$ cat flow/design.v
module std_fp_mult_pipe #(
    parameter WIDTH = 32,
    parameter INT_WIDTH = 16,
    parameter FRAC_WIDTH = 16,
    parameter SIGNED = 0
) (
    input  logic [WIDTH-1:0] left,
    input  logic [WIDTH-1:0] right,
    input  logic             go,
    input  logic             clk,
    input  logic             reset,
    output logic [WIDTH-1:0] out,
    output logic             done
);
  logic [WIDTH-1:0]          rtmp;
  logic [WIDTH-1:0]          ltmp;
  logic [(WIDTH << 1) - 1:0] out_tmp;
  logic done_buf[2:0];
  assign done = done_buf[2];
  assign out = out_tmp[(WIDTH << 1) - INT_WIDTH - 1 : WIDTH - INT_WIDTH];
  logic start;
  assign start = go & done_buf[0] == 0 & done_buf[1] == 0;
  always_ff @(posedge clk) begin
    if (start)
      done_buf[0] <= 1;
    else
      done_buf[0] <= 0;
  end
  always_ff @(posedge clk) begin
    if (go) begin
      done_buf[2] <= done_buf[1];
      done_buf[1] <= done_buf[0];
    end else begin
      done_buf[2] <= 0;
      done_buf[1] <= 0;
    end
  end
  always_ff @(posedge clk) begin
    if (reset) begin
      rtmp <= 0;
      ltmp <= 0;
      out_tmp <= 0;
    end else if (go) begin
      if (SIGNED) begin
        rtmp <= $signed(right);
        ltmp <= $signed(left);
        out_tmp <= $signed(
          { {WIDTH{ltmp[WIDTH-1]}}, ltmp} *
          { {WIDTH{rtmp[WIDTH-1]}}, rtmp}
        );
      end else begin
        rtmp <= right;
        ltmp <= left;
        out_tmp <= ltmp * rtmp;
      end
    end else begin
      rtmp <= 0;
      ltmp <= 0;
      out_tmp <= out_tmp;
    end
  end
endmodule
module std_fp_smult_pipe #(
    parameter WIDTH = 32,
    parameter INT_WIDTH = 16,
    parameter FRAC_WIDTH = 16
) (
    input  [WIDTH-1:0]              left,
    input  [WIDTH-1:0]              right,
    input  logic                    reset,
    input  logic                    go,
    input  logic                    clk,
    output logic [WIDTH-1:0]        out,
    output logic                    done
);
  std_fp_mult_pipe #(
    .WIDTH(WIDTH),
    .INT_WIDTH(INT_WIDTH),
    .FRAC_WIDTH(FRAC_WIDTH),
    .SIGNED(1)
  ) comp (
    .clk(clk),
    .done(done),
    .reset(reset),
    .go(go),
    .left(left),
    .right(right),
    .out(out)
  );
endmodule
$ cat flow/run.sh
#!/bin/bash
# the make line also repeats each setting of config.mk as NAME=value (left out here)
make -C /OpenROAD-flow-scripts/flow DESIGN_CONFIG=/design/flow/config.mk WORK_HOME=/design/flow/orfs CLKGATE_MAP_FILE= finish
$ cat flow/config.mk
export PLATFORM = sky130hd
export DESIGN_NAME = std_fp_smult_pipe
export DESIGN_NICKNAME = std_fp_smult_pipe
export VERILOG_FILES = /design/flow/design.v
export SDC_FILE = /design/flow/constraint.sdc
export NUM_CORES = 4
export LEC_CHECK = 0
export ABC_AREA = 1
export CAP_MARGIN = 20
export CORE_MARGIN = 2
export CORE_UTILIZATION = 72
export CTS_CLUSTER_SIZE = 39
export HOLD_SLACK_MARGIN = 0.3
export PLACE_DENSITY = 0.82
export SLEW_MARGIN = 20
$ cat flow/constraint.sdc
create_clock -name core_clock -period 5.39 [get_ports {clk}]
set_input_delay 1.0780 -clock core_clock [delete_from_list [all_inputs] [get_ports {clk}]]
set_output_delay 1.0780 -clock core_clock [all_outputs]
set_load 0.01 [all_outputs]
==> flow_summary.ini, run 1 <==
; implementation run metrics
[yosys]
syn_area_mm2 = 0.0337
synthCells = 4375
netlist_top_cells_count = 1437 x inv_1, 1128 x nand2_1, 838 x fa_1, 215 x nor2_1, 169 x clkbuf_1
mux_share = 0
area_leaders = fa_1 50%, inv_1 16%, nand2_1 13%, ha_1 6.0%, dfxtp_1 5.9%
top_cell_area_share = 0.498
yosysUniqueCellTypes = 37
yosys.stat.seqShare = 0.0588
synthFlopType = dfxtp_1
ys_warn_count = 2
edf_count = 0
ys_ff = 99
fp_nets = 5443
avgSynthCellArea_um2 = 7.71
synth.most_common_cell = inv_1
ys_cells = 4375
largest_area_cell = fa_1
async_flop_share = 0
fa_ha_area_frac = 0.558
ys_sh_simple = 0.169
yosys_area_mm2 = 0.0337
topCombFamilyByArea = adder cells
aoi_share = 0.0274
synthXorXnorAreaFrac = 0.00338

[floorplanning]
coreArea_mm2 = 0.0464
fp_util = 0.727
die-area_mm2 = 0.0486
die_h_um = 220
row_count = 79
dieWidth_um = 220
io_pins = 100

[grt]
grt-ovfl-total = 22
grt_usage = 0.720

[cts]
htree_levels = 3
root_buffer = clkbuf_16
clock_sinks = 99
clockBufferDepth = 2
numCtsBuffers = 9

[placement]
placed_cell_area_mm2 = 0.0389
io_buffer_count = 99
place_congestion = 1.06
dp_hpwl_um = 84900

[outcome]
outcome = aborted with a tool error
tool.error = [ERROR GRT-0232] Routing congestion too high. Check the congestion heatmap in the GUI.
failing_step = global routing (5_1_grt)
## through the flow
step	cells	setup slack (ns)	setup TNS, ns
detailed placement	5282	-1.53	-42.45
floorplan	4375	-0.975	-18.00
global placement	5282	-1.46	-39.47
CTS	5347	-1.29	-36.17
## timing repair
action / CTS
hold buffers: 0
buffers inserted: 50
gates resized: 337
setup endpoints to repair: 32
pin swaps: 157
## routing by layer
layer	GRT overflow	GRT usage
met1	2	0.724
met2	12	0.884
met3	0	0.586
met4	8	0.658
met5	0	0.357
==> inputs of run 2 (changes only) <==
ABC_AREA = 0   (was 1)
CELL_PAD_IN_SITES_DETAIL_PLACEMENT = 2   (was unset)
CELL_PAD_IN_SITES_GLOBAL_PLACEMENT = 0   (was unset)
CORE_ASPECT_RATIO = 0.66   (was unset)
CORE_MARGIN = 9   (was 2)
CORE_UTILIZATION = 26   (was 72)
CTS_CLUSTER_DIAMETER = 382   (was unset)
CTS_CLUSTER_SIZE = 76   (was 39)
GPL_ROUTABILITY_DRIVEN = 0   (was unset)
GPL_TIMING_DRIVEN = 0   (was unset)
HOLD_SLACK_MARGIN = unset   (was 0.3)
MAX_ROUTING_LAYER = met4   (was unset)
PLACE_DENSITY = unset   (was 0.82)
PLACE_DENSITY_LB_ADDON = 0.05   (was unset)
TNS_END_PERCENT = 25   (was unset)
clock period = 10.6 ns   (was 5.39 ns; I/O delays follow)
==> flow_summary.ini, run 2 <==
; implementation run metrics
[cts]
clock_sinks = 99
root_buffer = clkbuf_16
clk_latency_ns = 0.45
numCtsBuffers = 9
cts_resized = 0
cts_tree = done
htree_levels = 3
post_cts_buffers = 0
clockBufferDepth = 2
cts_hold_buf = 0
path_clk_slew_ns = 0.10

[min_path]
worst_hold_path.endpoint = comp.done_buf[0]$_DFF_P_
hold_start = comp.done_buf[0]$_DFF_P_
hold_class = flop to flop
min_path_cells = 1

[final_layout]
nFillCells = 13600
area_growth_pct = 10.7
flop_area_mm2 = 0.00198
final_util = 0.292
logic_area_mm2 = 0.0261
final_nets = 4570

[grt]
grt_pass1_wl_um = 208000
grt_usage = 0.226
grt_pass1_vias = 25700
grt-ovfl-total = 0
grt_max_degree = 17
antenna_found_initial = 29

[drt]
vias = 23200
wirelength_um = 146000
vias_per_cell = 4.50
routedWlPerCell_um = 28.3
post-route-drc-count = 0
drtAntennaViolNets = 0
drtPass1Iterations = 7
drtIter0Drc = 1563

[yosys]
ys_cells = 3391
edf_count = 0
fa_ha_area_frac = 0.592
mux_share = 0.00630
fp_nets = 4459
yosysUniqueCellTypes = 51
ys_warn_count = 2
synth.most_common_cell = fa_1
area_leaders = fa_1 53%, and2_1 10%, inv_1 9.3%, ha_1 6.4%, dfxtp_1 6.2%
netlist_top_cells_count = 838 x fa_1, 786 x inv_1, 532 x and2_1, 446 x nand2_1, 191 x clkbuf_1
yosys.stat.seqShare = 0.0624
ys_ff = 99
yosys_area_mm2 = 0.0318
top_cell_area_share = 0.528
async_flop_share = 0
synthXorXnorAreaFrac = 0.0185
ys_sh_simple = 0.178
largest_area_cell = fa_1
syn_area_mm2 = 0.0318
synthCells = 3391
avgSynthCellArea_um2 = 9.37
aoi_share = 0.0274
synthFlopType = dfxtp_1
topCombFamilyByArea = adder cells

[sta]
fin_crit_sh = 0.934
worst_slew_pin_slew_ns = 1.22
tns_ns = 0
setup_violations = 0
rsz0062_at_grt = no
fin_crit_ns = 9.90
max_freq_ghz = 0.101
maxSlewViolCount = 0
hold_violations = 0
maxSlewHeadroom = 0.188
fin_worst_skew_ns = 0.0300

[worst_setup_path]
r2r_end = comp.out_tmp[40]$_SDFFE_PP0P_
rr_worst_depth = 25
worstSetupEndpoint = comp.out_tmp[40]$_SDFFE_PP0P_
slowest_delay_ns = 0.83
crit_path_top_delay_cell = clkbuf_1
critical_path.max_fanout = 10
worst-setup-path-type = flop to flop
cp_data_arrival_time_ns = 10.31
critPathCaptureType = flop
cpLargestDelayFamily = adder cells
r2r_slack_ns = 0.70
r2r_start = comp.rtmp[9]$_SDFF_PP0_
crit_top_cell = fa_1
cp.depth = 25
crit_start = comp.rtmp[9]$_SDFF_PP0_
worstSetupStartpointType = flop
cp_num_buf_inv = 6
worst_ep_required_time_ns = 11.01

[power_and_ir_drop]
combPwrFrac = 0.598
top_power_group = combinational cells
ir_drop_mv = 0.0766
pg_seq_w = 0.000455
clkPwrFrac = 0.183
switching_share = 0.500
pg_clk_w = 0.000381
pg_comb_w = 0.00125
p_seq_frac = 0.219
p_sw_w = 0.00104
internal_power_w = 0.00104
power_density_mw_per_mm2 = 59.2
p_leak_nw = 16.2

[floorplanning]
fp_util = 0.264
dieWidth_um = 448
row_count = 103
coreArea_mm2 = 0.120
die_h_um = 302
io_pins = 100
die-area_mm2 = 0.135

[flow_run]
tool_warnings = 26
cap_viol_max_count = 0

[placement]
dp_hpwl_um = 130000
io_buffer_count = 99

[outcome]
outcome = complete, no violations
run 2: routing by layer:
| metal | share of wire | vias up | GRT usage |
|---|---|---|---|
| li1 | - | 9915 | - |
| met1 | 0.53 | 12600 | 0.354 |
| met2 | 0.37 | 638 | 0.276 |
| met3 | 0.099 | 50 | 0.0816 |
| met4 | 0.010 | 0 | 0.0269 |
| met5 | 0 | - | - |
run 2: area by class of cell:
class	count	share of cell area
flip-flops and latches	99	0.0563
diodes	21	0.00149
repair buffers	100	0.0285
plain buffers	193	0.0208
inverters	786	0.0839
clock buffers	10	0.00651
clock inverters	6	0.00185
multi-input cells	2313	0.743
well taps	1627	0.0579
run 2: per-stage QoR:
step           worst slack, ns  std cells  power, W  instance area [um^2]  hold slack (ns)
4_1_cts                  0.617       5134   0.00211                 35100            0.428
2_1_floorplan             3.32       3391   0.00112                 31800            0.389
3_3_place_gp             0.427       5117   0.00169                 34800            0.403
3_5_place_dp             0.680       5118   0.00168                 34800            0.413
6_report                 0.697       5155   0.00208                 35200            0.420
5_1_grt                  0.292       5146   0.00226                 35200            0.453
==> inputs of run 3 (changes only) <==
ABC_AREA = unset   (was 0)
CELL_PAD_IN_SITES_DETAIL_PLACEMENT = unset   (was 2)
CELL_PAD_IN_SITES_GLOBAL_PLACEMENT = unset   (was 0)
CORE_ASPECT_RATIO = unset   (was 0.66)
CORE_MARGIN = 2   (was 9)
CORE_UTILIZATION = 40   (was 26)
CTS_CLUSTER_DIAMETER = unset   (was 382)
CTS_CLUSTER_SIZE = unset   (was 76)
GPL_ROUTABILITY_DRIVEN = unset   (was 0)
GPL_TIMING_DRIVEN = unset   (was 0)
MAX_ROUTING_LAYER = unset   (was met4)
PLACE_DENSITY_LB_ADDON = unset   (was 0.05)
TNS_END_PERCENT = unset   (was 25)
clock period = 4.7 ns   (was 10.6 ns; I/O delays follow)
==> flow_summary.ini, run 3 <==
; implementation run metrics
[worst_setup_path]
crit_top_cell = fa_1
rr_worst_depth = 22
cp.depth = 22
worstSetupEndpoint = comp.out_tmp[41]$_SDFFE_PP0P_
r2r_end = comp.out_tmp[41]$_SDFFE_PP0P_
cpLargestDelayFamily = adder cells
critPathCaptureType = flop
cp_data_arrival_time_ns = 7.40
r2r_slack_ns = -2.39
cp_num_buf_inv = 5
worst_ep_required_time_ns = 5.01
crit_start = comp.ltmp[12]$_SDFF_PP0_
worstSetupStartpointType = flop
worst-setup-path-type = flop to flop
crit_path_cell_trace = buf_6 > buf_16 > and2_4 > fa_1 > fa_1 > inv_1 > fa_1 > fa_1 > inv_1 > fa_2 > fa_1 > fa_1 > fa_1 > ha_4 > buf_6 > nand4_1 > o21bai_4 > nand3_2 > o31ai_4 > a41oi_2 > or4b_1 > o311ai_1
crit_path_top_delay_cell = fa_2
critical_path.max_fanout = 5
r2r_start = comp.ltmp[12]$_SDFF_PP0_
slowest_delay_ns = 0.63

[final_layout]
final_nets = 4848
design_area_mm2 = 0.0400
area_growth_pct = 26.0
final_util = 0.508

[power_and_ir_drop]
pg_seq_w = 0.000995
power_density_mw_per_mm2 = 128
switching_share = 0.427
ir_drop_mv = 0.203
combPwrFrac = 0.644
p_leak_nw = 18.9
top_power_group = combinational cells
clkPwrFrac = 0.162
internal_power_w = 0.00295
pg_clk_w = 0.000835
pg_comb_w = 0.00331
finalPower_w = 0.00514
p_sw_w = 0.00220
p_seq_frac = 0.193

[floorplanning]
fp_util = 0.403
dieWidth_um = 286
die_h_um = 286
row_count = 103
coreArea_mm2 = 0.0789
die-area_mm2 = 0.0817
io_pins = 100

[sta]
worst_slew_pin_slew_ns = 0.860
setup_slack_ns = -2.39
fin_crit_sh = 1.51
max_freq_ghz = 0.141
worst_hold_slack_ns = 0.419
fin_worst_skew_ns = 0.0155
setup_violations = 32
hold_violations = 0
fin_crit_ns = 7.09
maxSlewViolCount = 0
maxSlewHeadroom = 0.426
rsz0062_at_grt = yes

[flow_run]
cap_viol_max_count = 0
tool_warnings = 29

[cts]
cts_hold_buf = 0
cts_tree = done
clockBufferDepth = 2
path_clk_slew_ns = 0.09
numCtsBuffers = 9
htree_levels = 3
root_buffer = clkbuf_16
clk_latency_ns = 0.41
clock_sinks = 99

[yosys]
synth.most_common_cell = fa_1
area_leaders = fa_1 53%, and2_1 10%, inv_1 9.3%, ha_1 6.4%, dfxtp_1 6.2%
synthXorXnorAreaFrac = 0.0185
synthFlopType = dfxtp_1
netlist_top_cells_count = 838 x fa_1, 786 x inv_1, 532 x and2_1, 446 x nand2_1, 191 x clkbuf_1
yosys.stat.seqShare = 0.0624
largest_area_cell = fa_1
async_flop_share = 0
top_cell_area_share = 0.528
ys_warn_count = 2
synthCells = 3391
fa_ha_area_frac = 0.592
yosysUniqueCellTypes = 51
ys_sh_simple = 0.178
ys_ff = 99
mux_share = 0.00630
syn_area_mm2 = 0.0318
avgSynthCellArea_um2 = 9.37
ys_cells = 3391
edf_count = 0
yosys_area_mm2 = 0.0318
topCombFamilyByArea = adder cells
fp_nets = 4459
aoi_share = 0.0274

[placement]
placed_cell_area_mm2 = 0.0367
place_ws_ns = -2.81
io_buffer_count = 99
place_congestion = 0.867
dp_hpwl_um = 74400

[grt]
grt_max_degree = 67
grt_pass1_vias = 25600
grt_usage = 0.231
antenna_found_initial = 1
grt-ovfl-total = 0
grt_pass1_wl_um = 144000

[min_path]
min_path_cells = 1
hold_class = flop to flop
worst_hold_path.endpoint = comp.done_buf[0]$_DFF_P_
hold_start = comp.done_buf[0]$_DFF_P_

[drt]
drtPass1Iterations = 5
vias_per_cell = 4.84
vias = 23400
routedWlPerCell_um = 19.0
drtIter0Drc = 1060
post-route-drc-count = 0
wirelength_um = 91900
drtAntennaViolNets = 0

[outcome]
check.faults = setup timing
outcome = complete, but fails checks
## run 3: layer usage
metal	global-route usage	share of wire
met2	0.417	0.53
met4	0.0885	0.044
met3	0.0231	0.037
met1	0.284	0.39
met5	0	0
## run 3: cell type report
| type | instances | area [um^2] |
|---|---|---|
| fill | 7196 | 38800 |
| multi-input combinational | 2313 | 27500 |
| timing repair buffer | 571 | 5840 |
| inverter | 786 | 2960 |
| sequential | 99 | 2110 |
| tap | 1050 | 1310 |
| clock buffer | 10 | 229 |
| clock inverter | 5 | 62.6 |
| antenna | 2 | 5.00 |
## run 3: through the flow
| stage | cells | TNS, ns |
|---|---|---|
| after global routing | 4834 | -73.68 |
| after CTS | 4792 | -65.69 |
| after detailed placement | 4708 | -76.77 |
| final | 4836 | -66.61 |
| after global placement | 4708 | -76.36 |
| after floorplan | 3391 | -52.89 |
## run 3: what timing repair did
item,4_1_cts,5_1_grt
buffers inserted,66,42
gates cloned,7,10
setup endpoints to repair,32,32
gates resized,316,168
pin swaps,125,157
==> inputs of run 4 (changes only) <==
CELL_PAD_IN_SITES_GLOBAL_PLACEMENT = 2   (was unset)
CORE_ASPECT_RATIO = 0.97   (was unset)
CORE_MARGIN = 5   (was 2)
CTS_CLUSTER_DIAMETER = 49   (was unset)
CTS_CLUSTER_SIZE = 11   (was unset)
GPL_TIMING_DRIVEN = 0   (was unset)
MIN_ROUTING_LAYER = met1   (was unset)
PLACE_DENSITY_LB_ADDON = 0.13   (was unset)
clock period = 8.25 ns   (was 4.7 ns; I/O delays follow)
==> flow_summary.ini, run 4 <==
; implementation run metrics
[outcome]
outcome = complete, no violations

[drt]
vias = 23200
drtPass1Iterations = 8
drtIter0Drc = 1636
wirelength_um = 116000
routedWlPerCell_um = 25.5
drtAntennaViolNets = 0
post-route-drc-count = 0
vias_per_cell = 5.12

[power_and_ir_drop]
p_sw_w = 0.00120
internal_power_w = 0.00131
combPwrFrac = 0.589
ir_drop_mv = 0.113
p_seq_frac = 0.233
pg_comb_w = 0.00148
top_power_group = combinational cells
pg_seq_w = 0.000586
pg_clk_w = 0.000447
p_leak_nw = 16.7
switching_share = 0.479
power_density_mw_per_mm2 = 72.6
clkPwrFrac = 0.178

[worst_setup_path]
cp_num_buf_inv = 5
cpLargestDelayFamily = adder cells
crit_start = comp.rtmp[28]$_SDFF_PP0_
rr_worst_depth = 23
r2r_end = comp.out_tmp[43]$_SDFFE_PP0P_
cp.depth = 23
r2r_start = comp.rtmp[28]$_SDFF_PP0_
critPathCaptureType = flop
crit_path_cell_trace = clkbuf_2 > nand2_1 > fa_1 > inv_1 > fa_1 > fa_1 > fa_1 > fa_1 > fa_1 > fa_1 > inv_1 > fa_1 > inv_1 > ha_1 > clkbuf_1 > a21o_1 > o21bai_1 > a21o_1 > a221oi_1 > nand2_1 > and2_1 > or3_1 > a31o_2
cp_data_arrival_time_ns = 8.43
crit_path_top_delay_cell = dfxtp_1
worstSetupEndpoint = comp.out_tmp[43]$_SDFFE_PP0P_
slowest_delay_ns = 0.73
worst_ep_required_time_ns = 8.56
worstSetupStartpointType = flop
critical_path.max_fanout = 11
crit_top_cell = fa_1
worst-setup-path-type = flop to flop
r2r_slack_ns = 0.13

[yosys]
fa_ha_area_frac = 0.592
fp_nets = 4459
syn_area_mm2 = 0.0318
mux_share = 0.00630
synth.most_common_cell = fa_1
synthFlopType = dfxtp_1
aoi_share = 0.0274
async_flop_share = 0
edf_count = 0
avgSynthCellArea_um2 = 9.37
ys_ff = 99
area_leaders = fa_1 53%, and2_1 10%, inv_1 9.3%, ha_1 6.4%, dfxtp_1 6.2%
netlist_top_cells_count = 838 x fa_1, 786 x inv_1, 532 x and2_1, 446 x nand2_1, 191 x clkbuf_1
largest_area_cell = fa_1
ys_warn_count = 2
ys_cells = 3391
synthXorXnorAreaFrac = 0.0185
synthCells = 3391
ys_sh_simple = 0.178
topCombFamilyByArea = adder cells
yosys_area_mm2 = 0.0318
top_cell_area_share = 0.528
yosys.stat.seqShare = 0.0624
yosysUniqueCellTypes = 51

[sta]
maxSlewHeadroom = 0.313
worst_slew_pin_slew_ns = 1.03
fin_crit_sh = 0.984
maxSlewViolCount = 0
setup_violations = 0
hold_violations = 0
fin_worst_skew_ns = 0.0183
max_freq_ghz = 0.123
fin_crit_ns = 8.12

[final_layout]
final_nets = 4565
final_cells = 4536
nFillCells = 7808
area_growth_pct = 8.94
design_area_mm2 = 0.0346

[floorplanning]
die-area_mm2 = 0.0852
coreArea_mm2 = 0.0785
fp_util = 0.405
dieWidth_um = 296
row_count = 101
die_h_um = 288
io_pins = 100

[cts]
cts_hold_buf = 0
clk_latency_ns = 0.41
cts_tree = done
numCtsBuffers = 9
htree_levels = 3
clock_sinks = 99
root_buffer = clkbuf_16
clockBufferDepth = 2
path_clk_slew_ns = 0.08

[min_path]
hold_start = comp.done_buf[1]$_SDFF_PN0_
worst_hold_path.endpoint = comp.done_buf[0]$_DFF_P_
min_path_cells = 1
hold_class = flop to flop

[grt]
grt-ovfl-total = 0
grt_pass1_wl_um = 172000
grt_usage = 0.280
grt_max_degree = 19
antenna_found_initial = 11
grt_pass1_vias = 25600

[placement]
numPlacedInstances = 4520
dp_hpwl_um = 103000
place_congestion = 0.962
placed_cell_area_mm2 = 0.0341
io_buffer_count = 99

[flow_run]
cap_viol_max_count = 0
tool_warnings = 26
## run 4: timing repair
action,CTS,global route
pin swaps,0,1
setup endpoints to repair,13,11
gates resized,55,248
setup buffers,2,1
## run 4: stage by stage
step                      TNS [ns]  worst slack [ns]  total power (W)   util  hold slack (ns)
after floorplan                  0             0.966          0.00143      -            0.389
after global placement       -4.84            -0.694          0.00207  0.434            0.397
after detailed placement     -4.27            -0.721          0.00207  0.434            0.400
after CTS                        0           0.00135          0.00255  0.438            0.413
after global routing       -0.0327           -0.0212          0.00268  0.441            0.430
final                            0             0.131          0.00251  0.441            0.412
## run 4: layer usage
metal,global-route usage,wire (um),up-vias,share of wire
li1,-,-,9902,-
met1,0.391,49400,12500,0.43
met2,0.460,55000,736,0.47
met3,0.0434,7760,124,0.067
met4,0.0730,3680,0,0.032
met5,0,0,-,0
## run 4: layout make-up
cell class / count / area (um^2) / area share
inverters: 786 / 2950 / 0.0854
plain buffers: 186 / 898 / 0.0260
well taps: 1030 / 1290 / 0.0372
clock buffers: 9 / 225 / 0.00651
clock inverters: 7 / 58.8 / 0.00170
multi-input cells: 2313 / 26100 / 0.755
repair buffers: 102 / 1010 / 0.0293
diodes: 4 / 10.0 / 0.000289
flip-flops and latches: 99 / 2020 / 0.0585
==> inputs of run 5 (changes only) <==
ABC_AREA = 1   (was unset)
CELL_PAD_IN_SITES_GLOBAL_PLACEMENT = unset   (was 2)
CORE_ASPECT_RATIO = unset   (was 0.97)
CORE_MARGIN = 2   (was 5)
CORE_UTILIZATION = 72   (was 40)
CTS_CLUSTER_DIAMETER = unset   (was 49)
CTS_CLUSTER_SIZE = 39   (was 11)
GPL_TIMING_DRIVEN = unset   (was 0)
HOLD_SLACK_MARGIN = 0.3   (was unset)
MIN_ROUTING_LAYER = unset   (was met1)
PLACE_DENSITY = 0.35   (was unset)
PLACE_DENSITY_LB_ADDON = unset   (was 0.13)
SETUP_SLACK_MARGIN = -0.38   (was unset)
clock period = 5.02 ns   (was 8.25 ns; I/O delays follow)
==> flow_summary.ini, run 5 <==
; implementation run metrics
[yosys]
fp_nets = 5443
yosysUniqueCellTypes = 37
ys_sh_simple = 0.169
synthFlopType = dfxtp_1
yosys.stat.seqShare = 0.0588
edf_count = 0
async_flop_share = 0
yosys_area_mm2 = 0.0337
mux_share = 0
ys_cells = 4375
ys_warn_count = 2
ys_ff = 99
fa_ha_area_frac = 0.558
avgSynthCellArea_um2 = 7.71
synth.most_common_cell = inv_1
topCombFamilyByArea = adder cells
synthXorXnorAreaFrac = 0.00338
area_leaders = fa_1 50%, inv_1 16%, nand2_1 13%, ha_1 6.0%, dfxtp_1 5.9%
synthCells = 4375
netlist_top_cells_count = 1437 x inv_1, 1128 x nand2_1, 838 x fa_1, 215 x nor2_1, 169 x clkbuf_1
syn_area_mm2 = 0.0337
top_cell_area_share = 0.498
largest_area_cell = fa_1
aoi_share = 0.0274

[cts]
htree_levels = 3
numCtsBuffers = 9
clockBufferDepth = 2
clock_sinks = 99
cts_hold_buf = 0
root_buffer = clkbuf_16

[floorplanning]
die_h_um = 220
die-area_mm2 = 0.0486
fp_util = 0.727
coreArea_mm2 = 0.0464
io_pins = 100
dieWidth_um = 220
row_count = 79

[placement]
io_buffer_count = 99
placed_cell_area_mm2 = 0.0390
dp_hpwl_um = 83300
place_congestion = 1.02
place_ws_ns = -1.95

[grt]
grt-ovfl-total = 263
grt_usage = 0.857

[outcome]
tool.error = [ERROR GRT-0232] Routing congestion too high. Check the congestion heatmap in the GUI.
outcome = aborted with a tool error
failing_step = global routing (5_1_grt)
run 5: routing by layer:
metal,track usage,overflow
met1,0.840,32
met2,0.968,131
met3,0.769,16
met4,0.849,81
met5,0.632,3
run 5: per-stage QoR:
stage	std cells	utilization
2_1_floorplan	4375	-
3_3_place_gp	5292	0.842
3_5_place_dp	5292	0.842
4_1_cts	5400	0.908
run 5: repair_timing:
action / 4_1_cts
gates cloned: 6
setup endpoints to repair: 32
pin swaps: 275
buffers inserted: 95
gates resized: 553
==> inputs of run 6 (changes only) <==
ABC_AREA = unset   (was 1)
CAP_MARGIN = 5   (was 20)
CTS_CLUSTER_DIAMETER = 93   (was unset)
CTS_CLUSTER_SIZE = 77   (was 39)
HOLD_SLACK_MARGIN = unset   (was 0.3)
PLACE_DENSITY = unset   (was 0.35)
PLACE_DENSITY_LB_ADDON = 0.0   (was unset)
SETUP_SLACK_MARGIN = 1.46   (was -0.38)
SLEW_MARGIN = 10   (was 20)
TNS_END_PERCENT = 5   (was unset)
clock period = 5.11 ns   (was 5.02 ns; I/O delays follow)
==> flow_summary.ini, run 6 <==
; implementation run metrics
[drt]
drtIter0Drc = 2518
vias_per_cell = 5.78
wirelength_um = 92600
drtPass1Iterations = 5
vias = 24700
drtAntennaViolNets = 0
post-route-drc-count = 0
routedWlPerCell_um = 21.7

[power_and_ir_drop]
pg_clk_w = 0.000760
p_seq_frac = 0.201
clkPwrFrac = 0.168
pg_seq_w = 0.000910
switching_share = 0.448
internal_power_w = 0.00250
finalPower_w = 0.00452
pg_comb_w = 0.00285
top_power_group = combinational cells
power_density_mw_per_mm2 = 121
p_sw_w = 0.00203
combPwrFrac = 0.631
p_leak_nw = 18.2
ir_drop_mv = 0.226

[placement]
place_ws_ns = -2.41
dp_hpwl_um = 75000
io_buffer_count = 99
place_congestion = 0.979

[cts]
clk_latency_ns = 0.42
clockBufferDepth = 2
clock_sinks = 99
numCtsBuffers = 9
cts_hold_buf = 0
cts_tree = done
path_clk_slew_ns = 0.08
root_buffer = clkbuf_16
htree_levels = 3

[outcome]
check.faults = setup timing
outcome = complete, but fails checks

[grt]
grt-ovfl-total = 0
grt_max_degree = 67
grt_usage = 0.406
antenna_found_initial = 0
grt_pass1_vias = 27100
grt_pass1_wl_um = 143000

[sta]
rsz0062_at_grt = yes
worst_slew_pin_slew_ns = 0.565
fin_crit_ns = 7.33
max_freq_ghz = 0.136
maxSlewViolCount = 0
fin_crit_sh = 1.44
setup_slack_ns = -2.22
maxSlewHeadroom = 0.623
hold_violations = 0
setup_violations = 32
fin_worst_skew_ns = 0.0233

[worst_setup_path]
cp.depth = 23
crit_top_cell = fa_1
critPathCaptureType = flop
cp_num_buf_inv = 7
cp_data_arrival_time_ns = 7.67
crit_path_top_delay_cell = fa_1
worstSetupStartpointType = flop
slowest_delay_ns = 0.66
critical_path.max_fanout = 9
worst_ep_required_time_ns = 5.44
worstSetupEndpoint = comp.out_tmp[47]$_SDFFE_PP0P_
r2r_slack_ns = -2.22
rr_worst_depth = 23
worst-setup-path-type = flop to flop
r2r_end = comp.out_tmp[47]$_SDFFE_PP0P_
cpLargestDelayFamily = adder cells
r2r_start = comp.rtmp[6]$_SDFF_PP0_
crit_path_cell_trace = buf_12 > buf_6 > and2_4 > fa_2 > buf_12 > fa_2 > fa_1 > inv_1 > fa_1 > inv_1 > fa_1 > inv_1 > fa_1 > inv_1 > fa_1 > fa_1 > ha_1 > nand3_1 > or2_2 > a2111oi_2 > or3_1 > nand3_1 > a21oi_1
crit_start = comp.rtmp[6]$_SDFF_PP0_

[min_path]
hold_start = comp.done_buf[0]$_DFF_P_
min_path_cells = 1
hold_class = flop to flop
worst_hold_path.endpoint = comp.done_buf[0]$_DFF_P_

[floorplanning]
row_count = 76
dieWidth_um = 214
fp_util = 0.734
die-area_mm2 = 0.0458
io_pins = 100
die_h_um = 214
coreArea_mm2 = 0.0433

[yosys]
aoi_share = 0.0274
largest_area_cell = fa_1
yosysUniqueCellTypes = 51
synthFlopType = dfxtp_1
async_flop_share = 0
fp_nets = 4459
synthCells = 3391
mux_share = 0.00630
edf_count = 0
avgSynthCellArea_um2 = 9.37
topCombFamilyByArea = adder cells
yosys_area_mm2 = 0.0318
synth.most_common_cell = fa_1
area_leaders = fa_1 53%, and2_1 10%, inv_1 9.3%, ha_1 6.4%, dfxtp_1 6.2%
fa_ha_area_frac = 0.592
syn_area_mm2 = 0.0318
netlist_top_cells_count = 838 x fa_1, 786 x inv_1, 532 x and2_1, 446 x nand2_1, 191 x clkbuf_1
ys_sh_simple = 0.178
ys_warn_count = 2
ys_ff = 99
ys_cells = 3391
synthXorXnorAreaFrac = 0.0185
top_cell_area_share = 0.528
yosys.stat.seqShare = 0.0624

[final_layout]
area_growth_pct = 17.3
final_nets = 4748
nFillCells = 2343

[flow_run]
tool_warnings = 29
cap_viol_max_count = 0
-- run 6: timing repair --
action	4_1_cts	5_1_grt
setup buffers	7	22
resized	91	111
cloned	1	5
endpoints found under the setup margin	32	32
pin swaps	15	81
-- run 6: cell type report --
cell class | count | area [um^2] | share of cell area
well taps | 585 | 732 | 0.0196
flip-flops and latches | 99 | 2070 | 0.0555
clock buffers | 9 | 225 | 0.00604
diodes | 1 | 2.50 | 0.0000672
clock inverters | 7 | 81.3 | 0.00218
inverters | 786 | 2960 | 0.0793
multi-input cells | 2313 | 26600 | 0.715
repair buffers | 471 | 4560 | 0.122
-- run 6: stage by stage --
step	instance area, um^2	hold WS [ns]	TNS (ns)	instances	util
after global routing	37300	0.448	-64.15	4270	0.861
after floorplan	31800	0.389	-44.88	3391	-
after CTS	36500	0.418	-54.28	4242	0.844
after detailed placement	35800	0.406	-63.04	4218	0.828
after global placement	35800	0.397	-60.26	4218	0.828
final	37300	0.415	-57.42	4271	0.861
-- run 6: layer usage --
layer / GRT usage / routed length, um / vias to the layer above
met2: 0.670 / 45000 / 1500
met5: 0 / 0 / -
met4: 0.224 / 6110 / 0
met1: 0.505 / 32200 / 12500
met3: 0.0864 / 9340 / 412
li1: - / - / 10200
==> inputs of run 7 (changes only) <==
ABC_AREA = 0   (was unset)
CAP_MARGIN = 20   (was 5)
CORE_ASPECT_RATIO = 0.74   (was unset)
CTS_CLUSTER_DIAMETER = 175   (was 93)
CTS_CLUSTER_SIZE = 96   (was 77)
PLACE_DENSITY_LB_ADDON = unset   (was 0.0)
SETUP_SLACK_MARGIN = -0.36   (was 1.46)
SLEW_MARGIN = 20   (was 10)
clock period = 4.1 ns   (was 5.11 ns; I/O delays follow)
==> flow_summary.ini, run 7 <==
; implementation run metrics
[min_path]
hold_class = flop to flop
min_path_cells = 1
worst_hold_path.endpoint = comp.done_buf[0]$_DFF_P_
hold_start = comp.done_buf[1]$_SDFF_PN0_

[power_and_ir_drop]
p_leak_nw = 18.2
combPwrFrac = 0.630
ir_drop_mv = 0.274
top_power_group = combinational cells
p_sw_w = 0.00253
switching_share = 0.445
power_density_mw_per_mm2 = 153
pg_clk_w = 0.000958
clkPwrFrac = 0.169
p_seq_frac = 0.202
internal_power_w = 0.00316
pg_comb_w = 0.00358
pg_seq_w = 0.00115

[worst_setup_path]
worst-setup-path-type = flop to flop
worstSetupStartpointType = flop
r2r_start = comp.ltmp[7]$_SDFF_PP0_
crit_start = comp.ltmp[7]$_SDFF_PP0_
r2r_end = comp.out_tmp[41]$_SDFFE_PP0P_
cpLargestDelayFamily = adder cells
critical_path.max_fanout = 7
worst_ep_required_time_ns = 4.42
worstSetupEndpoint = comp.out_tmp[41]$_SDFFE_PP0P_
crit_top_cell = fa_1
rr_worst_depth = 23
slowest_delay_ns = 0.57
cp.depth = 23
crit_path_top_delay_cell = fa_1
cp_num_buf_inv = 5
crit_path_cell_trace = buf_4 > buf_6 > and2_1 > fa_1 > fa_1 > inv_1 > fa_1 > inv_1 > fa_1 > fa_1 > fa_1 > fa_1 > fa_1 > ha_4 > buf_4 > and4_4 > nor2_2 > o21bai_2 > nand3_2 > o31ai_4 > a41oi_2 > or4b_4 > o311ai_2
cp_data_arrival_time_ns = 7.74
critPathCaptureType = flop
r2r_slack_ns = -3.32

[cts]
htree_levels = 3
cts_tree = done
clk_latency_ns = 0.41
root_buffer = clkbuf_16
clock_sinks = 99
path_clk_slew_ns = 0.10
clockBufferDepth = 2
numCtsBuffers = 9

[floorplanning]
dieWidth_um = 248
fp_util = 0.726
coreArea_mm2 = 0.0438
row_count = 66
io_pins = 100
die-area_mm2 = 0.0458
die_h_um = 185

[sta]
hold_violations = 0
maxSlewViolCount = 0
fin_worst_skew_ns = 0.0200
fin_crit_sh = 1.81
max_freq_ghz = 0.135
worst_slew_pin_slew_ns = 0.934
fin_crit_ns = 7.42
setup_slack_ns = -3.32
tns_ns = -93.14
setup_violations = 32
maxSlewHeadroom = 0.376
rsz0062_at_grt = yes

[grt]
grt-ovfl-total = 0
antenna_found_initial = 1
grt_pass1_wl_um = 147000
grt_pass1_vias = 26300
grt_max_degree = 48
grt_usage = 0.434

[outcome]
check.faults = setup timing
outcome = complete, but fails checks

[yosys]
synthFlopType = dfxtp_1
ys_sh_simple = 0.178
ys_warn_count = 2
netlist_top_cells_count = 838 x fa_1, 786 x inv_1, 532 x and2_1, 446 x nand2_1, 191 x clkbuf_1
top_cell_area_share = 0.528
synthXorXnorAreaFrac = 0.0185
yosys_area_mm2 = 0.0318
ys_ff = 99
largest_area_cell = fa_1
synthCells = 3391
mux_share = 0.00630
syn_area_mm2 = 0.0318
yosysUniqueCellTypes = 51
yosys.stat.seqShare = 0.0624
async_flop_share = 0
synth.most_common_cell = fa_1
edf_count = 0
area_leaders = fa_1 53%, and2_1 10%, inv_1 9.3%, ha_1 6.4%, dfxtp_1 6.2%
fa_ha_area_frac = 0.592
ys_cells = 3391
aoi_share = 0.0274
topCombFamilyByArea = adder cells
avgSynthCellArea_um2 = 9.37
fp_nets = 4459

[drt]
antenna_cells = 0
post-route-drc-count = 0
drtAntennaViolNets = 0
wirelength_um = 94300
vias_per_cell = 5.75
drtPass1Iterations = 5
vias = 24600
routedWlPerCell_um = 22.0
drtIter0Drc = 2598

[final_layout]
final_nets = 4766
flop_area_mm2 = 0.00208
logic_area_mm2 = 0.0267
design_area_mm2 = 0.0373
nFillCells = 2415
area_growth_pct = 17.3

[placement]
dp_hpwl_um = 80200
io_buffer_count = 99
place_congestion = 1.01
placed_cell_area_mm2 = 0.0359

[flow_run]
tool_warnings = 31
cap_viol_max_count = 0
==> run 7: metrics by stage <==
step	setup slack, ns	utilization	instances	hold slack (ns)	power, W
after floorplan	-3.03	-	3391	0.389	0.00290
after global placement	-3.71	0.821	4239	0.397	0.00430
after detailed placement	-3.74	0.821	4239	0.418	0.00437
after CTS	-3.20	0.834	4257	0.434	0.00545
after global routing	-3.45	0.851	4281	0.464	0.00603
final	-3.32	0.851	4281	0.427	0.00568
==> run 7: layer usage <==
metal | up-vias | routed length, um | track usage
li1 | 10300 | - | -
met1 | 12500 | 37000 | 0.634
met4 | 2 | 2120 | 0.0919
met2 | 1679 | 39700 | 0.601
met3 | 203 | 15400 | 0.198
met5 | - | 11 | 0
==> run 7: final cells by class <==
type	count	area share
Clock buffer	9	0.00604
Clock inverter	7	0.00185
Inverter	786	0.0793
Multi-Input combinational cell	2313	0.717
Sequential cell	99	0.0558
Tap cell	578	0.0194
Timing Repair Buffer	489	0.120
==> run 7: repair_timing <==
action                     4_1_cts  5_1_grt
hold buffers                     0        0
resized                         87      135
pin swaps                       21       60
setup endpoints to repair       32       32
buffers inserted                 3       27
gates cloned                     0        1
==> inputs of run 8 (changes only) <==
ABC_AREA = unset   (was 0)
CORE_ASPECT_RATIO = unset   (was 0.74)
CTS_CLUSTER_DIAMETER = unset   (was 175)
CTS_CLUSTER_SIZE = unset   (was 96)
PLACE_DENSITY_LB_ADDON = 0.2   (was unset)
SETUP_SLACK_MARGIN = 1.11   (was -0.36)
TNS_END_PERCENT = unset   (was 5)
clock period = 7.86 ns   (was 4.1 ns; I/O delays follow)
==> flow_summary.ini, run 8 <==
; implementation run metrics
[yosys]
edf_count = 0
topCombFamilyByArea = adder cells
fp_nets = 4459
mux_share = 0.00630
netlist_top_cells_count = 838 x fa_1, 786 x inv_1, 532 x and2_1, 446 x nand2_1, 191 x clkbuf_1
async_flop_share = 0
ys_ff = 99
ys_cells = 3391
synthFlopType = dfxtp_1
fa_ha_area_frac = 0.592
synthXorXnorAreaFrac = 0.0185
avgSynthCellArea_um2 = 9.37
ys_sh_simple = 0.178
yosysUniqueCellTypes = 51
top_cell_area_share = 0.528
syn_area_mm2 = 0.0318
ys_warn_count = 2
synthCells = 3391
synth.most_common_cell = fa_1
yosys.stat.seqShare = 0.0624
largest_area_cell = fa_1
yosys_area_mm2 = 0.0318
aoi_share = 0.0274
area_leaders = fa_1 53%, and2_1 10%, inv_1 9.3%, ha_1 6.4%, dfxtp_1 6.2%

[worst_setup_path]
r2r_end = comp.out_tmp[41]$_SDFFE_PP0P_
worst-setup-path-type = flop to flop
slowest_delay_ns = 0.79
cp.depth = 21
crit_start = comp.rtmp[2]$_SDFF_PP0_
rr_worst_depth = 21
r2r_slack_ns = -0.01
cp_data_arrival_time_ns = 8.22
worst_ep_required_time_ns = 8.21
crit_path_top_delay_cell = fa_2
worstSetupStartpointType = flop
worstSetupEndpoint = comp.out_tmp[41]$_SDFFE_PP0P_
r2r_start = comp.rtmp[2]$_SDFF_PP0_
critPathCaptureType = flop
critical_path.max_fanout = 6
crit_path_cell_trace = buf_4 > nand2_1 > fa_1 > fa_1 > fa_2 > fa_1 > inv_2 > fa_1 > fa_1 > fa_2 > fa_1 > ha_4 > nand2_2 > o21ai_2 > buf_4 > nor2_4 > o211a_4 > o31ai_4 > a41oi_2 > or4b_1 > o311ai_2
crit_top_cell = fa_1
cpLargestDelayFamily = adder cells
cp_num_buf_inv = 3

[floorplanning]
fp_util = 0.734
die-area_mm2 = 0.0458
io_pins = 100
dieWidth_um = 214
die_h_um = 214
row_count = 76
coreArea_mm2 = 0.0433

[cts]
cts_hold_buf = 0
root_buffer = clkbuf_16
clk_latency_ns = 0.44
path_clk_slew_ns = 0.08
clockBufferDepth = 2
cts_tree = done
clock_sinks = 99
htree_levels = 3
numCtsBuffers = 9

[power_and_ir_drop]
pg_comb_w = 0.00210
p_leak_nw = 17.9
finalPower_w = 0.00320
power_density_mw_per_mm2 = 84.5
top_power_group = combinational cells
pg_clk_w = 0.000493
pg_seq_w = 0.000606
ir_drop_mv = 0.128
switching_share = 0.478
p_seq_frac = 0.190
clkPwrFrac = 0.154
combPwrFrac = 0.656
p_sw_w = 0.00153
internal_power_w = 0.00167

[min_path]
hold_start = comp.done_buf[0]$_DFF_P_
hold_class = flop to flop
min_path_cells = 1
worst_hold_path.endpoint = comp.done_buf[0]$_DFF_P_

[grt]
grt-ovfl-total = 0
grt_max_degree = 67
grt_pass1_wl_um = 152000
grt_usage = 0.439
grt_pass1_vias = 27800
antenna_found_initial = 5

[sta]
maxSlewHeadroom = 0.262
maxSlewViolCount = 0
rsz0062_at_grt = yes
fin_crit_ns = 7.87
hold_violations = 0
worst_slew_pin_slew_ns = 1.11
setup_slack_ns = -0.0135
fin_worst_skew_ns = 0.0132
setup_violations = 1
max_freq_ghz = 0.127
fin_crit_sh = 1.00
worst_hold_slack_ns = 0.415

[placement]
place_congestion = 0.972
dp_hpwl_um = 70600
io_buffer_count = 99
numPlacedInstances = 3978

[final_layout]
final_cells = 4205
final_nets = 4680
final_util = 0.875
area_growth_pct = 19.2
nFillCells = 1887

[drt]
drtIter0Drc = 3437
post-route-drc-count = 0
drtPass1Iterations = 7
wirelength_um = 118000
vias_per_cell = 6.45
vias = 27100
routedWlPerCell_um = 28.0
drtAntennaViolNets = 0

[outcome]
outcome = complete, but fails checks
check.faults = setup timing

[flow_run]
tool_warnings = 29
cap_viol_max_count = 0
-- run 8: metal layers --
| metal | share of wire | global-route usage | vias to the layer above |
|---|---|---|---|
| li1 | - | - | 10100 |
| met1 | 0.30 | 0.521 | 13200 |
| met2 | 0.43 | 0.698 | 2660 |
| met3 | 0.16 | 0.135 | 1096 |
| met4 | 0.11 | 0.289 | 8 |
| met5 | 0.0014 | 0 | - |
-- run 8: area by class of cell --
cell class	count	area, um^2	share of cell area
Timing Repair Buffer	403	4280	0.113
Clock buffer	11	243	0.00641
Tap cell	585	732	0.0193
Multi-Input combinational cell	2313	27400	0.724
Clock inverter	5	46.3	0.00122
Sequential cell	99	2180	0.0576
Antenna cell	3	7.51	0.000198
Inverter	786	2960	0.0781
-- run 8: metrics by stage --
| stage | TNS, ns | area (um^2) | setup slack, ns |
|---|---|---|---|
| final | -0.0135 | 37900 | -0.0135 |
| after global routing | -0.00329 | 37900 | -0.00329 |
| after CTS | 0 | 36100 | 0.744 |
| after detailed placement | -0.164 | 33600 | -0.164 |
| after global placement | 0 | 33600 | 0.125 |
| after floorplan | 0 | 31800 | 0.729 |
-- run 8: timing repair --
action,in CTS,in global routing
gates resized,330,215
setup endpoints to repair,31,29
setup buffers,112,86
gates cloned,6,4
pin swaps,150,172
==> inputs of run 9 (changes only) <==
CORE_UTILIZATION = 70   (was 72)
CTS_CLUSTER_DIAMETER = 93   (was unset)
PLACE_DENSITY_LB_ADDON = unset   (was 0.2)
SETUP_SLACK_MARGIN = 0.51   (was 1.11)
clock period = 5.11 ns   (was 7.86 ns; I/O delays follow)
==> flow_summary.ini, run 9 <==
; implementation run metrics
[power_and_ir_drop]
finalPower_w = 0.00480
pg_seq_w = 0.000914
p_seq_frac = 0.190
power_density_mw_per_mm2 = 125
pg_clk_w = 0.000733
top_power_group = combinational cells
combPwrFrac = 0.657
internal_power_w = 0.00264
p_leak_nw = 18.5
p_sw_w = 0.00217
pg_comb_w = 0.00316
switching_share = 0.451
clkPwrFrac = 0.153
ir_drop_mv = 0.218

[grt]
grt_pass1_wl_um = 149000
grt_max_degree = 62
grt-ovfl-total = 0
grt_pass1_vias = 27600
antenna_found_initial = 1
grt_usage = 0.419

[yosys]
area_leaders = fa_1 53%, and2_1 10%, inv_1 9.3%, ha_1 6.4%, dfxtp_1 6.2%
aoi_share = 0.0274
edf_count = 0
ys_ff = 99
fp_nets = 4459
yosysUniqueCellTypes = 51
largest_area_cell = fa_1
synthXorXnorAreaFrac = 0.0185
fa_ha_area_frac = 0.592
avgSynthCellArea_um2 = 9.37
synthCells = 3391
mux_share = 0.00630
syn_area_mm2 = 0.0318
yosys_area_mm2 = 0.0318
top_cell_area_share = 0.528
netlist_top_cells_count = 838 x fa_1, 786 x inv_1, 532 x and2_1, 446 x nand2_1, 191 x clkbuf_1
ys_cells = 3391
ys_sh_simple = 0.178
topCombFamilyByArea = adder cells
yosys.stat.seqShare = 0.0624
synth.most_common_cell = fa_1
ys_warn_count = 2
async_flop_share = 0
synthFlopType = dfxtp_1

[placement]
place_ws_ns = -2.34
numPlacedInstances = 4229
io_buffer_count = 99
dp_hpwl_um = 74500
place_congestion = 0.961

[cts]
clockBufferDepth = 2
numCtsBuffers = 9
path_clk_slew_ns = 0.08
htree_levels = 3
clock_sinks = 99
clk_latency_ns = 0.41
cts_tree = done
root_buffer = clkbuf_16

[drt]
vias = 25300
vias_per_cell = 5.85
routedWlPerCell_um = 23.1
drtAntennaViolNets = 0
drtPass1Iterations = 6
drtIter0Drc = 2437
wirelength_um = 99900
post-route-drc-count = 0

[floorplanning]
die-area_mm2 = 0.0471
dieWidth_um = 217
io_pins = 100
die_h_um = 217
coreArea_mm2 = 0.0451
row_count = 78
fp_util = 0.705

[flow_run]
tool_warnings = 31
cap_viol_max_count = 0

[worst_setup_path]
cp_num_buf_inv = 4
crit_start = comp.rtmp[12]$_SDFF_PP0_
worst-setup-path-type = flop to flop
cp_data_arrival_time_ns = 7.75
crit_top_cell = fa_1
crit_path_cell_trace = buf_12 > buf_12 > and2_1 > fa_1 > fa_2 > inv_1 > fa_1 > fa_1 > inv_1 > fa_1 > fa_1 > fa_2 > fa_2 > ha_4 > a21o_1 > a21o_1 > a21oi_2 > o21ai_2 > a221oi_2 > nand2_1 > and2_4 > or3_1 > a31o_2
worstSetupEndpoint = comp.out_tmp[43]$_SDFFE_PP0P_
critPathCaptureType = flop
cp.depth = 23
slowest_delay_ns = 0.57
rr_worst_depth = 23
worst_ep_required_time_ns = 5.42
critical_path.max_fanout = 9
worstSetupStartpointType = flop
r2r_start = comp.rtmp[12]$_SDFF_PP0_
r2r_slack_ns = -2.34
cpLargestDelayFamily = adder cells
crit_path_top_delay_cell = fa_1
r2r_end = comp.out_tmp[43]$_SDFFE_PP0P_

[final_layout]
final_nets = 4789
final_util = 0.854
area_growth_pct = 21.1
final_cells = 4327

[sta]
fin_worst_skew_ns = 0.0132
rsz0062_at_grt = yes
maxSlewViolCount = 0
max_freq_ghz = 0.134
fin_crit_ns = 7.45
hold_violations = 0
maxSlewHeadroom = 0.615
setup_slack_ns = -2.34
setup_violations = 32
worst_slew_pin_slew_ns = 0.577
fin_crit_sh = 1.46

[outcome]
outcome = complete, but fails checks
check.faults = setup timing

[min_path]
hold_start = comp.done_buf[0]$_DFF_P_
hold_class = flop to flop
min_path_cells = 1
worst_hold_path.endpoint = comp.done_buf[0]$_DFF_P_
==> run 9: area by class of cell <==
class                           count  area [um^2]
Clock buffer                        9          225
Sequential cell                    99         2100
Inverter                          786         2960
Antenna cell                        1         2.50
Timing Repair Buffer              512         5110
Tap cell                          600          751
Clock inverter                      7         57.6
Multi-Input combinational cell   2313        27300
Fill cell                        2484         6600
==> run 9: repair_timing <==
action                                  4_1_cts  5_1_grt
gates resized                               251       99
cloned                                        3        7
endpoints found under the setup margin       32       32
hold buffers                                  0        0
setup buffers                                44       27
pin swaps                                   102       55
==> run 9: routing by layer <==
layer / up-vias / GRT usage / wire length (um)
li1: 10300 / - / -
met2: 1664 / 0.670 / 47200
met4: 0 / 0.246 / 7700
met3: 541 / 0.0962 / 11600
met1: 12800 / 0.529 / 33400
met5: - / 0 / 0
==> run 9: through the flow <==
step | TNS [ns] | hold WS [ns] | instance area, um^2
finish | -62.51 | 0.417 | 38500
global route | -66.55 | 0.458 | 38500
CTS | -52.53 | 0.419 | 37700
detailed placement | -61.85 | 0.407 | 35900
global placement | -58.38 | 0.397 | 35900
floorplan | -39.77 | 0.389 | 32100
==> inputs of run 10 (changes only) <==
CAP_MARGIN = 0   (was 20)
CORE_UTILIZATION = 72   (was 70)
CTS_CLUSTER_DIAMETER = 30   (was 93)
CTS_CLUSTER_SIZE = 56   (was unset)
MAX_ROUTING_LAYER = met4   (was unset)
PLACE_DENSITY = 0.36   (was unset)
SETUP_SLACK_MARGIN = 1.88   (was 0.51)
clock period = 6.81 ns   (was 5.11 ns; I/O delays follow)
==> flow_summary.ini, run 10 <==
; implementation run metrics
[yosys]
ys_ff = 99
area_leaders = fa_1 53%, and2_1 10%, inv_1 9.3%, ha_1 6.4%, dfxtp_1 6.2%
fa_ha_area_frac = 0.592
synth.most_common_cell = fa_1
topCombFamilyByArea = adder cells
top_cell_area_share = 0.528
aoi_share = 0.0274
synthXorXnorAreaFrac = 0.0185
yosys_area_mm2 = 0.0318
synthFlopType = dfxtp_1
yosysUniqueCellTypes = 51
largest_area_cell = fa_1
mux_share = 0.00630
avgSynthCellArea_um2 = 9.37
fp_nets = 4459
ys_sh_simple = 0.178
async_flop_share = 0
yosys.stat.seqShare = 0.0624
synthCells = 3391
ys_warn_count = 2
ys_cells = 3391
netlist_top_cells_count = 838 x fa_1, 786 x inv_1, 532 x and2_1, 446 x nand2_1, 191 x clkbuf_1
edf_count = 0
syn_area_mm2 = 0.0318

[grt]
grt_pass1_vias = 28600
antenna_found_initial = 5
grt_usage = 0.452
grt-ovfl-total = 0
grt_max_degree = 67
grt_pass1_wl_um = 153000

[worst_setup_path]
worst_ep_required_time_ns = 7.13
slowest_delay_ns = 0.62
cpLargestDelayFamily = adder cells
worst-setup-path-type = flop to flop
crit_start = comp.ltmp[16]$_SDFF_PP0_
crit_top_cell = fa_1
cp.depth = 22
r2r_end = comp.out_tmp[41]$_SDFFE_PP0P_
r2r_start = comp.ltmp[16]$_SDFF_PP0_
cp_data_arrival_time_ns = 7.96
crit_path_top_delay_cell = fa_2
cp_num_buf_inv = 4
r2r_slack_ns = -0.83
crit_path_cell_trace = buf_12 > and2_1 > fa_1 > fa_1 > fa_1 > inv_1 > fa_1 > inv_1 > fa_1 > fa_1 > fa_2 > fa_2 > ha_4 > buf_4 > and4_1 > nor2_1 > o21bai_4 > nand3_2 > o31ai_4 > a41oi_2 > or4b_1 > o311ai_1
worstSetupEndpoint = comp.out_tmp[41]$_SDFFE_PP0P_
worstSetupStartpointType = flop
rr_worst_depth = 22
critical_path.max_fanout = 6
critPathCaptureType = flop

[cts]
cts_tree = done
clock_sinks = 99
clk_latency_ns = 0.44
path_clk_slew_ns = 0.10
numCtsBuffers = 9
htree_levels = 3
clockBufferDepth = 2
root_buffer = clkbuf_16

[drt]
vias_per_cell = 6.17
post-route-drc-count = 0
routedWlPerCell_um = 25.5
drtPass1Iterations = 7
drtAntennaViolNets = 0
drtIter0Drc = 3277
wirelength_um = 111000
vias = 26800

[outcome]
outcome = complete, but fails checks
check.faults = setup timing

[sta]
maxSlewHeadroom = 0.325
setup_violations = 28
fin_crit_ns = 7.64
rsz0062_at_grt = yes
worst_slew_pin_slew_ns = 1.01
fin_worst_skew_ns = 0.0229
setup_slack_ns = -0.834
fin_crit_sh = 1.12
maxSlewViolCount = 0
hold_violations = 0
max_freq_ghz = 0.131

[power_and_ir_drop]
p_seq_frac = 0.181
p_leak_nw = 18.6
clkPwrFrac = 0.150
power_density_mw_per_mm2 = 98.4
combPwrFrac = 0.670
internal_power_w = 0.00203
pg_comb_w = 0.00256
pg_seq_w = 0.000691
pg_clk_w = 0.000572
p_sw_w = 0.00179
ir_drop_mv = 0.179
switching_share = 0.468
top_power_group = combinational cells

[min_path]
hold_class = flop to flop
worst_hold_path.endpoint = comp.done_buf[0]$_DFF_P_
min_path_cells = 1
hold_start = comp.done_buf[1]$_SDFF_PN0_

[flow_run]
cap_viol_max_count = 0
tool_warnings = 32

[final_layout]
flop_area_mm2 = 0.00209
area_growth_pct = 22.4
logic_area_mm2 = 0.0275
nFillCells = 1830
final_util = 0.899
final_nets = 4812
design_area_mm2 = 0.0389

[placement]
dp_hpwl_um = 75700
place_congestion = 1.04
placed_cell_area_mm2 = 0.0359
io_buffer_count = 99

[floorplanning]
row_count = 76
fp_util = 0.734
die-area_mm2 = 0.0458
io_pins = 100
coreArea_mm2 = 0.0433
die_h_um = 214
dieWidth_um = 214
[run 10: repair_timing]
action                     in CTS  in global routing
hold buffers                    0                  0
gates resized                 247                147
cloned                          3                  5
setup endpoints to repair      32                 32
pin swaps                     146                 96
setup buffers                  61                 40
[run 10: area by class of cell]
class | count | share of cell area
diodes | 6 | 0.000386
repair buffers | 535 | 0.137
clock buffers | 9 | 0.00579
well taps | 585 | 0.0188
flip-flops and latches | 99 | 0.0536
multi-input cells | 2313 | 0.707
inverters | 786 | 0.0760
clock inverters | 7 | 0.00183
[run 10: stage by stage]
stage	hold slack [ns]	worst slack, ns	cells	total power (W)	setup TNS [ns]
CTS	0.423	-0.303	4289	0.00344	-2.63
finish	0.420	-0.834	4340	0.00383	-12.53
global route	0.440	-0.975	4340	0.00394	-15.89
detailed placement	0.413	-0.649	4209	0.00266	-10.51
floorplan	0.389	-0.321	3391	0.00177	-0.918
global placement	0.397	-0.539	4209	0.00261	-7.36
[run 10: per-layer routing]
metal  share of wire  vias up  global-route usage  wire (um)
met5               0        -                   -          0
met4            0.10        0               0.295      11300
met3            0.14      942               0.119      15200
met2            0.45     2306               0.698      49700
met1            0.31    13100               0.528      34300
li1                -    10400                   -          -
==> inputs of run 11 (changes only) <==
CAP_MARGIN = 20   (was 0)
CTS_CLUSTER_DIAMETER = unset   (was 30)
CTS_CLUSTER_SIZE = 32   (was 56)
MAX_ROUTING_LAYER = unset   (was met4)
PLACE_DENSITY = unset   (was 0.36)
PLACE_DENSITY_LB_ADDON = 0.0   (was unset)
SETUP_SLACK_MARGIN = 2.04   (was 1.88)
clock period = 7.02 ns   (was 6.81 ns; I/O delays follow)
==> flow_summary.ini, run 11 <==
; implementation run metrics
[outcome]
outcome = complete, but fails checks
check.faults = setup timing

[yosys]
avgSynthCellArea_um2 = 9.37
synthFlopType = dfxtp_1
synthCells = 3391
fp_nets = 4459
synthXorXnorAreaFrac = 0.0185
area_leaders = fa_1 53%, and2_1 10%, inv_1 9.3%, ha_1 6.4%, dfxtp_1 6.2%
syn_area_mm2 = 0.0318
fa_ha_area_frac = 0.592
async_flop_share = 0
largest_area_cell = fa_1
ys_warn_count = 2
topCombFamilyByArea = adder cells
yosys_area_mm2 = 0.0318
ys_sh_simple = 0.178
aoi_share = 0.0274
yosysUniqueCellTypes = 51
ys_ff = 99
mux_share = 0.00630
netlist_top_cells_count = 838 x fa_1, 786 x inv_1, 532 x and2_1, 446 x nand2_1, 191 x clkbuf_1
top_cell_area_share = 0.528
ys_cells = 3391
yosys.stat.seqShare = 0.0624
edf_count = 0
synth.most_common_cell = fa_1

[sta]
fin_crit_ns = 7.77
maxSlewHeadroom = 0.325
tns_ns = -9.44
max_freq_ghz = 0.129
fin_crit_sh = 1.11
setup_violations = 23
hold_violations = 0
setup_slack_ns = -0.749
fin_worst_skew_ns = 0.0200
worst_slew_pin_slew_ns = 1.01
worst_hold_slack_ns = 0.419
rsz0062_at_grt = yes
maxSlewViolCount = 0

[final_layout]
area_growth_pct = 21.8
final_nets = 4773
final_util = 0.895
nFillCells = 1889
design_area_mm2 = 0.0387

[worst_setup_path]
r2r_start = comp.rtmp[4]$_SDFF_PP0_
critical_path.max_fanout = 6
crit_top_cell = fa_1
slowest_delay_ns = 0.92
worst-setup-path-type = flop to flop
cp_data_arrival_time_ns = 8.06
worst_ep_required_time_ns = 7.31
r2r_end = comp.out_tmp[47]$_SDFFE_PP0P_
critPathCaptureType = flop
cp_num_buf_inv = 3
crit_start = comp.rtmp[4]$_SDFF_PP0_
cpLargestDelayFamily = adder cells
crit_path_cell_trace = buf_12 > buf_4 > nand2_1 > fa_1 > fa_1 > fa_1 > fa_1 > inv_1 > fa_1 > fa_1 > fa_2 > fa_2 > ha_4 > a21o_1 > a21o_1 > a21o_1 > a21o_1 > a221oi_4 > o31ai_2 > or3_1 > nand3_1 > a21oi_1
r2r_slack_ns = -0.75
worstSetupStartpointType = flop
crit_path_top_delay_cell = fa_1
worstSetupEndpoint = comp.out_tmp[47]$_SDFFE_PP0P_
cp.depth = 22
rr_worst_depth = 22

[placement]
place_ws_ns = -0.419
dp_hpwl_um = 75100
place_congestion = 0.988
placed_cell_area_mm2 = 0.0356
io_buffer_count = 99

[power_and_ir_drop]
power_density_mw_per_mm2 = 95.5
p_leak_nw = 18.4
top_power_group = combinational cells
clkPwrFrac = 0.147
pg_comb_w = 0.00249
p_sw_w = 0.00172
combPwrFrac = 0.672
ir_drop_mv = 0.171
pg_seq_w = 0.000667
internal_power_w = 0.00197
p_seq_frac = 0.180
switching_share = 0.466
pg_clk_w = 0.000545

[floorplanning]
die-area_mm2 = 0.0458
dieWidth_um = 214
row_count = 76
io_pins = 100
die_h_um = 214
fp_util = 0.734
coreArea_mm2 = 0.0433

[cts]
path_clk_slew_ns = 0.08
clockBufferDepth = 2
clock_sinks = 99
clk_latency_ns = 0.43
cts_tree = done
numCtsBuffers = 9
htree_levels = 3
root_buffer = clkbuf_16

[min_path]
worst_hold_path.endpoint = comp.done_buf[0]$_DFF_P_
min_path_cells = 1
hold_start = comp.done_buf[0]$_DFF_P_
hold_class = flop to flop

[drt]
drtPass1Iterations = 6
drtIter0Drc = 2681
routedWlPerCell_um = 25.7
wirelength_um = 110000
vias = 26500
drtAntennaViolNets = 0
vias_per_cell = 6.16
post-route-drc-count = 0

[flow_run]
tool_warnings = 29
cap_viol_max_count = 0

[grt]
grt-ovfl-total = 0
grt_pass1_vias = 28900
grt_usage = 0.455
grt_pass1_wl_um = 158000
grtUsageMet1 = 0.544
use_met3 = 0.131
top_usage_layer = met2
grtUsageMet2 = 0.719
grt_max_degree = 67
antenna_found_initial = 6
-- run 11: through the flow --
stage | power (W) | instances
final | 0.00370 | 4297
after global routing | 0.00383 | 4294
after CTS | 0.00336 | 4270
after detailed placement | 0.00254 | 4174
after global placement | 0.00249 | 4174
after floorplan | 0.00171 | 3391
-- run 11: what timing repair did --
item / 4_1_cts / 5_1_grt
gates resized: 336 / 128
hold buffers: 0 / 0
pin swaps: 184 / 124
gates cloned: 8 / 3
endpoints found under the setup margin: 32 / 32
buffers inserted: 73 / 21
-- run 11: final cells by class --
type / count / area [um^2] / area share
timing repair buffer: 496 / 5060 / 0.131
clock buffer: 9 / 225 / 0.00582
antenna: 3 / 7.51 / 0.000194
sequential: 99 / 2090 / 0.0540
tap: 585 / 732 / 0.0189
multi-input combinational: 2313 / 27600 / 0.712
inverter: 786 / 2960 / 0.0764
clock inverter: 6 / 61.3 / 0.00158
-- run 11: routing by layer --
| layer | routed length [um] | share of wire |
|---|---|---|
| met5 | 144 | 0.0013 |
| met4 | 11200 | 0.10 |
| met3 | 15200 | 0.14 |
| met1 | 34100 | 0.31 |
| met2 | 49800 | 0.45 |
==> inputs of run 12 (changes only) <==
CORE_UTILIZATION = 58   (was 72)
CTS_CLUSTER_SIZE = unset   (was 32)
PLACE_DENSITY_LB_ADDON = unset   (was 0.0)
SETUP_SLACK_MARGIN = 1.11   (was 2.04)
clock period = 4.98 ns   (was 7.02 ns; I/O delays follow)
==> flow_summary.ini, run 12 <==
; implementation run metrics
[placement]
io_buffer_count = 99
numPlacedInstances = 4346
place_congestion = 0.912
dp_hpwl_um = 77400

[yosys]
synthCells = 3391
largest_area_cell = fa_1
avgSynthCellArea_um2 = 9.37
async_flop_share = 0
mux_share = 0.00630
yosys.stat.seqShare = 0.0624
ys_warn_count = 2
topCombFamilyByArea = adder cells
yosys_area_mm2 = 0.0318
top_cell_area_share = 0.528
netlist_top_cells_count = 838 x fa_1, 786 x inv_1, 532 x and2_1, 446 x nand2_1, 191 x clkbuf_1
syn_area_mm2 = 0.0318
fp_nets = 4459
fa_ha_area_frac = 0.592
area_leaders = fa_1 53%, and2_1 10%, inv_1 9.3%, ha_1 6.4%, dfxtp_1 6.2%
synthXorXnorAreaFrac = 0.0185
synthFlopType = dfxtp_1
edf_count = 0
ys_sh_simple = 0.178
yosysUniqueCellTypes = 51
aoi_share = 0.0274
ys_cells = 3391
synth.most_common_cell = fa_1
ys_ff = 99

[power_and_ir_drop]
switching_share = 0.432
ir_drop_mv = 0.187
pg_comb_w = 0.00320
pg_seq_w = 0.000933
p_sw_w = 0.00216
pg_clk_w = 0.000856
combPwrFrac = 0.642
p_leak_nw = 18.7
p_seq_frac = 0.187
power_density_mw_per_mm2 = 128
clkPwrFrac = 0.171
top_power_group = combinational cells
internal_power_w = 0.00284

[grt]
grt_usage = 0.348
antenna_found_initial = 3
grt-ovfl-total = 0
grt_pass1_vias = 26800
grt_max_degree = 49
grt_pass1_wl_um = 148000

[worst_setup_path]
crit_path_top_delay_cell = fa_1
critPathCaptureType = flop
r2r_start = comp.rtmp[13]$_SDFF_PP0_
worst-setup-path-type = flop to flop
r2r_end = comp.out_tmp[41]$_SDFFE_PP0P_
crit_path_cell_trace = buf_12 > buf_12 > buf_8 > and2_4 > fa_1 > fa_2 > fa_1 > inv_2 > fa_1 > inv_2 > fa_1 > fa_1 > fa_1 > fa_2 > ha_4 > nand2_4 > nor2_4 > nand3_2 > o211a_4 > o31ai_4 > a41oi_2 > or4b_1 > o311ai_2
cp.depth = 23
slowest_delay_ns = 0.62
cp_num_buf_inv = 5
cpLargestDelayFamily = adder cells
worstSetupEndpoint = comp.out_tmp[41]$_SDFFE_PP0P_
worst_ep_required_time_ns = 5.30
rr_worst_depth = 23
cp_data_arrival_time_ns = 7.45
critical_path.max_fanout = 6
crit_start = comp.rtmp[13]$_SDFF_PP0_
r2r_slack_ns = -2.15
worstSetupStartpointType = flop
crit_top_cell = fa_1

[final_layout]
area_growth_pct = 23.3
final_nets = 4829
nFillCells = 4085
flop_area_mm2 = 0.00208
logic_area_mm2 = 0.0274
final_cells = 4464

[sta]
fin_worst_skew_ns = 0.0141
rsz0062_at_grt = yes
worst_slew_pin_slew_ns = 0.791
setup_violations = 32
hold_violations = 0
fin_crit_sh = 1.43
setup_slack_ns = -2.15
fin_crit_ns = 7.13
maxSlewViolCount = 0
max_freq_ghz = 0.140
tns_ns = -61.41
worst_hold_slack_ns = 0.404
maxSlewHeadroom = 0.473

[outcome]
outcome = complete, but fails checks
check.faults = setup timing

[min_path]
hold_start = comp.done_buf[1]$_SDFF_PN0_
min_path_cells = 1
hold_class = flop to flop
worst_hold_path.endpoint = comp.done_buf[0]$_DFF_P_

[cts]
clockBufferDepth = 2
root_buffer = clkbuf_16
cts_tree = done
clock_sinks = 99
cts_hold_buf = 0
htree_levels = 3
path_clk_slew_ns = 0.09
numCtsBuffers = 9
clk_latency_ns = 0.41

[floorplanning]
coreArea_mm2 = 0.0540
row_count = 85
fp_util = 0.588
die-area_mm2 = 0.0567
dieWidth_um = 238
io_pins = 100
die_h_um = 238

[flow_run]
cap_viol_max_count = 0
tool_warnings = 31

[drt]
drtAntennaViolNets = 0
wirelength_um = 93000
drtPass1Iterations = 5
drtIter0Drc = 1576
vias = 23800
vias_per_cell = 5.33
routedWlPerCell_um = 20.8
post-route-drc-count = 0
-- run 12: what timing repair did --
item / 4_1_cts / 5_1_grt
cloned: 2 / 4
setup buffers: 68 / 26
gates resized: 302 / 110
endpoints found under the hold margin: 0 / 0
pin swaps: 212 / 98
setup endpoints to repair: 32 / 32
-- run 12: area by class of cell --
type	count	share of cell area
clock inverter	7	0.00252
tap	696	0.0222
timing repair buffer	552	0.140
clock buffer	9	0.00575
multi-input combinational	2313	0.701
antenna	2	0.000128
sequential	99	0.0531
inverter	786	0.0755
-- run 12: metrics by stage --
step / worst slack [ns] / cell area (um^2) / total power [W] / utilization
2_1_floorplan: -2.15 / 32100 / 0.00242 / -
3_3_place_gp: -2.52 / 36200 / 0.00362 / 0.670
3_5_place_dp: -2.62 / 36200 / 0.00364 / 0.670
4_1_cts: -2.07 / 38400 / 0.00489 / 0.710
5_1_grt: -2.33 / 39200 / 0.00532 / 0.725
6_report: -2.15 / 39200 / 0.00499 / 0.725
-- run 12: metal layers --
metal,track usage,vias up,share of wire
li1,-,10400,-
met1,0.453,12300,0.38
met2,0.573,850,0.50
met3,0.0730,202,0.073
met4,0.139,4,0.045
met5,0,-,0.00077
Power and IR drop assume default switching activity.
